// top_module_d11
module top_module_d11(
    i_clk,
    i_reset,
    i_start,
    i_load,
    i_enc_dec,
    i_pt1,
    i_pt2,
    i_key1,
    i_key2,
    i_r,
    o_ct1,
    o_ct2,
    o_done
);
input  i_start;
input  i_clk;
input  i_reset;
input  i_enc_dec;
input  i_load;
input  [191 : 0] i_r;
input  [63 : 0] i_pt1;
input  [63 : 0] i_pt2;
input  [127 : 0] i_key1;
input  [127 : 0] i_key2;
output wire [63 : 0] o_ct1;
output wire [63 : 0] o_ct2;
output wire o_done;
parameter IDLE = 2'b0, ROUND_FW = 2'b10, ROUND_BW = 2'b11, HALT = 2'b01;
reg [3 : 0] rnd_cnt;
reg [3 : 0] rnd_next;
reg  subrnd_cnt;
reg  subrnd_next;
reg [1 : 0] state;
reg [1 : 0] next_state;
reg done_reg;
reg done_next;
reg sel1, sel2, sel3, sel4;
reg [3 : 0] rc_sel;
wire rk_sel;
wire [3 : 0] rc_in_xor;
reg enc_dec_reg;
reg enc_dec_next;
wire  [63:0] RCarray [15 : 0];
reg [63 : 0] RC_in;
assign  RCarray[0]  =  64'h0;
assign  RCarray[1]  =  64'h0;
assign  RCarray[2]  =  64'h0;
assign  RCarray[3]  =  64'h13198a2e03707344;
assign  RCarray[4]  =  64'ha4093822299f31d0;
assign  RCarray[5]  =  64'h082efa98ec4e6c89;
assign  RCarray[6]  =  64'h452821e638d01377;
assign  RCarray[7]  =  64'hbe5466cf34e90c6c;
assign  RCarray[8]  =  64'h7ef84f78fd955cb1;
assign  RCarray[9]  =  64'h85840851f1ac43aa;
assign  RCarray[10] =  64'hc882d32f25323c54;
assign  RCarray[11] =  64'h64a51195e0e3610d;
assign  RCarray[12] =  64'hd3b5a399ca0c2399;
assign  RCarray[13] =  64'hc0ac29b7c97c50dd;
assign  RCarray[14]  =  64'h0;
assign  RCarray[15]  =  64'h0;
always @(rc_sel or RCarray[12] or RCarray[13] or RCarray[2] or
         RCarray[3] or RCarray[4] or RCarray[5] or RCarray[6] or 
         RCarray[7] or RCarray[8] or RCarray[9] or RCarray[10] or 
         RCarray[11] or RCarray[0] or RCarray[1] or RCarray[14] or 
         RCarray[15])
    RC_in = RCarray[rc_sel];
wire [63 : 0] in_reg_next1;
wire [63 : 0] in_reg_next2;
wire [63 : 0] in_reg_out1;
wire [63 : 0] in_reg_out2;
wire [15 : 0] sbox_out1_b1;
wire [15 : 0] sbox_out2_b1;
wire [15 : 0] sbox_out3_b1;
wire [15 : 0] sbox_out4_b1;
wire [15 : 0] sbox_out5_b1;
wire [15 : 0] sbox_out6_b1;
  ...
Size: about 5900 cells after synthesis, ~910 flip-flops, about 710 I/O pins.
clock: 4.61 ns
lec_check: 0
cap_margin: 0
core_margin: 2
core_utilization: 72
cts_cluster_diameter: 355
cts_cluster_size: 46
max_routing_layer: met4
place_density: 0.66
setup_slack_margin: 1.28
slew_margin: 20
run.sh (not shown) runs the stock make flow with config.mk's settings and CLKGATE_MAP_FILE=.
The baseline died in 5_1_grt on GRT-0232.
Change:
Settings changed: CAP_MARGIN 0 to 20, CORE_UTILIZATION 72 to 40, CTS_CLUSTER_DIAMETER 355 to unset, CTS_CLUSTER_SIZE 46 to unset, MAX_ROUTING_LAYER met4 to unset, PLACE_DENSITY 0.66 to unset, SETUP_SLACK_MARGIN 1.28 to 0.1.
Clock period 4.61 ns to 6.0 ns, I/O delays scaled along.
This time the run ran to the end with no violations.
Die area goes up by 79%.
Synthesized cell count does not change.
Area after synthesis does not change.
Change:
Settings changed: CORE_UTILIZATION 40 to 58, CTS_CLUSTER_SIZE set to 46.
Clock period 6.0 ns to 4.76 ns, I/O delays scaled along.
The changed run completed with no timing, DRC or antenna violations.
Final area rises by 1.8%.
Critical path depth stays the same.
Via count rises by 3.4%.
Wire length falls by 10%.
Die size falls by 31%.
Core utilization rises by 24 points.
Sequential cell count stays the same.

========
Setup of job 4524:
Starting RTL as in the previous note.
Settings: LEC_CHECK=0, ABC_AREA=1, CAP_MARGIN=20, CORE_MARGIN=2, CORE_UTILIZATION=72, CTS_CLUSTER_DIAMETER=374, CTS_CLUSTER_SIZE=99, PLACE_DENSITY=0.85, SETUP_SLACK_MARGIN=0.1, SLEW_MARGIN=20; clock period 3.57 ns.
Job 4524 did not run to completion, as it errored out during 5_1_grt.
## Diff of input files: job 6434 against job 4524
--- a/flow/config.mk
+++ b/flow/config.mk
@@ -7,9 +7,5 @@
 export LEC_CHECK = 0
-export ABC_AREA = 1
 export CAP_MARGIN = 20
 export CORE_MARGIN = 2
-export CORE_UTILIZATION = 72
-export CTS_CLUSTER_DIAMETER = 374
-export CTS_CLUSTER_SIZE = 99
-export PLACE_DENSITY = 0.85
+export CORE_UTILIZATION = 40
 export SETUP_SLACK_MARGIN = 0.1
==> flow/constraint.sdc <==
create_clock -name core_clock -period 5.57 [get_ports {i_clk}]
set_input_delay 1.1140 -clock core_clock [delete_from_list [all_inputs] [get_ports {i_clk}]]
set_output_delay 1.1140 -clock core_clock [all_outputs]
set_load 0.01 [all_outputs]
## What came out
- Job 6434 went all the way through synthesis, placement and routing and the layout is clean on timing, DRC and antenna.
- Job 6434 ends up with lower cell area reported after detailed placement than job 4524 does.
- As of job 6434, width of the die had risen by more than a quarter compared to job 4524.
- Going from job 4524 to job 6434, synthesis area per yosys shows a reduction of about 4.5%, netlist area before placement shows a reduction of about 4.5%, routability congestion estimate shows a reduction of 19%, number of instances in the synthesized netlist shows a reduction of 25%.
- Looking at area of the die across job 4524 and job 6434, the one that comes out lower is job 4524.
- Going from job 4524 to job 6434, final HPWL from detailed placement down 5800 um, area share of and/or/nand/nor cells after synthesis dropped 14 points.
Changes in job 3930 relative to job 6434:
--- a/flow/config.mk
+++ b/flow/config.mk
@@ -7,5 +7,7 @@
 export LEC_CHECK = 0
+export ABC_AREA = 1
 export CAP_MARGIN = 20
 export CORE_MARGIN = 2
-export CORE_UTILIZATION = 40
+export CORE_UTILIZATION = 64
+export CTS_CLUSTER_SIZE = 99
 export SETUP_SLACK_MARGIN = 0.1
==> flow/constraint.sdc <==
create_clock -name core_clock -period 3.57 [get_ports {i_clk}]
set_input_delay 0.7140 -clock core_clock [delete_from_list [all_inputs] [get_ports {i_clk}]]
set_output_delay 0.7140 -clock core_clock [all_outputs]
set_load 0.01 [all_outputs]
==> comparison <==
Comparing job 6434 and job 3930, the higher CTS buffer count was measured on job 6434. On die height: job 3930 sits below job 6434. Of job 6434 and job 3930, the higher mux cell area share after synthesis belongs to job 6434. Total cell area at the placement stage | job 3930 above job 6434. Summary of job 6434 and job 3930: one run falls short of a clean finish, namely job 3930. The flow ended early for job 3930: it failed with a tool error in 5_1_grt.
The inputs of job 4786 differ from those of job 3930 as listed below.
--- a/flow/config.mk
+++ b/flow/config.mk
@@ -7,8 +7,5 @@
 export LEC_CHECK = 0
-export ABC_AREA = 1
 export CAP_MARGIN = 20
 export CORE_MARGIN = 2
-export CORE_UTILIZATION = 64
-export CTS_CLUSTER_SIZE = 99
-export SETUP_SLACK_MARGIN = 0.1
+export CORE_UTILIZATION = 58
 export SLEW_MARGIN = 20
==> flow/constraint.sdc <==
create_clock -name core_clock -period 4.04 [get_ports {i_clk}]
set_input_delay 0.8080 -clock core_clock [delete_from_list [all_inputs] [get_ports {i_clk}]]
set_output_delay 0.8080 -clock core_clock [all_outputs]
set_load 0.01 [all_outputs]
Notes after the runs:
- Job 4786: complete, dirty (setup timing)
- Post-cts gate resize count (job 4786 / job 3930): 0.46
- Summary of job 4786 over job 3930: total half-perimeter wirelength after legalization and detailed placement dropped 15%, floorplan row count increased by about 2.7% relative to the old numbers, number of distinct library cell variants in the gate-level netlist after synthesis rose by 42%, number of buffers inserted by hold repair at cts neither gained nor lost much, cell count listed in synth_stat.txt dropped 1947.
- Post-synthesis instance area | job 4786 below job 3930
- Summary of job 4786 over job 3930: synthesized-area fraction occupied by ao, oa, aoi and oai cells was more or less identical, chip area +5200 um^2.
- Compared with job 3930, summed standard-cell area reported by yosys in job 4786 decreased by a few percent.
#### Input delta (job 3579 over job 4786)
--- a/flow/config.mk
+++ b/flow/config.mk
@@ -7,5 +7,6 @@
 export LEC_CHECK = 0
-export CAP_MARGIN = 20
+export CAP_MARGIN = 0
 export CORE_MARGIN = 2
-export CORE_UTILIZATION = 58
+export CORE_UTILIZATION = 66
+export MAX_ROUTING_LAYER = met4
 export SLEW_MARGIN = 20
Findings:
Job 3579 vs job 4786: number of rows in the core area down by a few percent
Job 3579 has post-CTS setup buffer count above what job 4786 had.
Re number of I/O port buffers: no difference whatsoever between job 3579 and job 4786.
Run status, job 3579: aborted in 5_1_grt, error ODB-0269
From job 4786 to job 3579 the numbers moved as follows: number of cells after detailed placement down 207, floorplan core density now sits higher.
Note that the die area recorded for job 3579 amounts to 0.880 times the value seen in job 4786.
Edits applied to the flow inputs when going from job 3579 to job 6779:
--- a/flow/config.mk
+++ b/flow/config.mk
@@ -7,6 +7,7 @@
 export LEC_CHECK = 0
-export CAP_MARGIN = 0
+export CAP_MARGIN = 20
 export CORE_MARGIN = 2
-export CORE_UTILIZATION = 66
+export CORE_UTILIZATION = 40
 export MAX_ROUTING_LAYER = met4
 export SLEW_MARGIN = 20
+export TNS_END_PERCENT = 65
==> flow/constraint.sdc <==
create_clock -name core_clock -period 6.0 [get_ports {i_clk}]
set_input_delay 1.2000 -clock core_clock [delete_from_list [all_inputs] [get_ports {i_clk}]]
set_output_delay 1.2000 -clock core_clock [all_outputs]
set_load 0.01 [all_outputs]
## What came out
Distinct cell type count after synthesis came out exactly the same in job 3579 and job 6779.
Row buffers inserted during post-CTS setup optimization: job 6779 lower / job 3579 higher
The pre-CTS setup slack in job 6779 sits 0.68 ns above the value recorded for job 3579.
Job 6779 -> job 3579: number of storage elements in the synthesis netlist delta 0, exact match
Compared to job 3579, job 6779 was floorplanned on a bigger die.
For job 3579, the flow was terminated by a tool error in 5_1_grt and produced no final design.
Job 6779: done, clean on timing, DRC and antenna
Taking job 3579 as the reference, in job 6779 area reported by Yosys stat essentially unchanged; die width went up by about 28%; height of the die now larger.
Job 6779 against job 3579: effective utilization at floorplan down 26 points, post-CTS resize count shrank by 693.
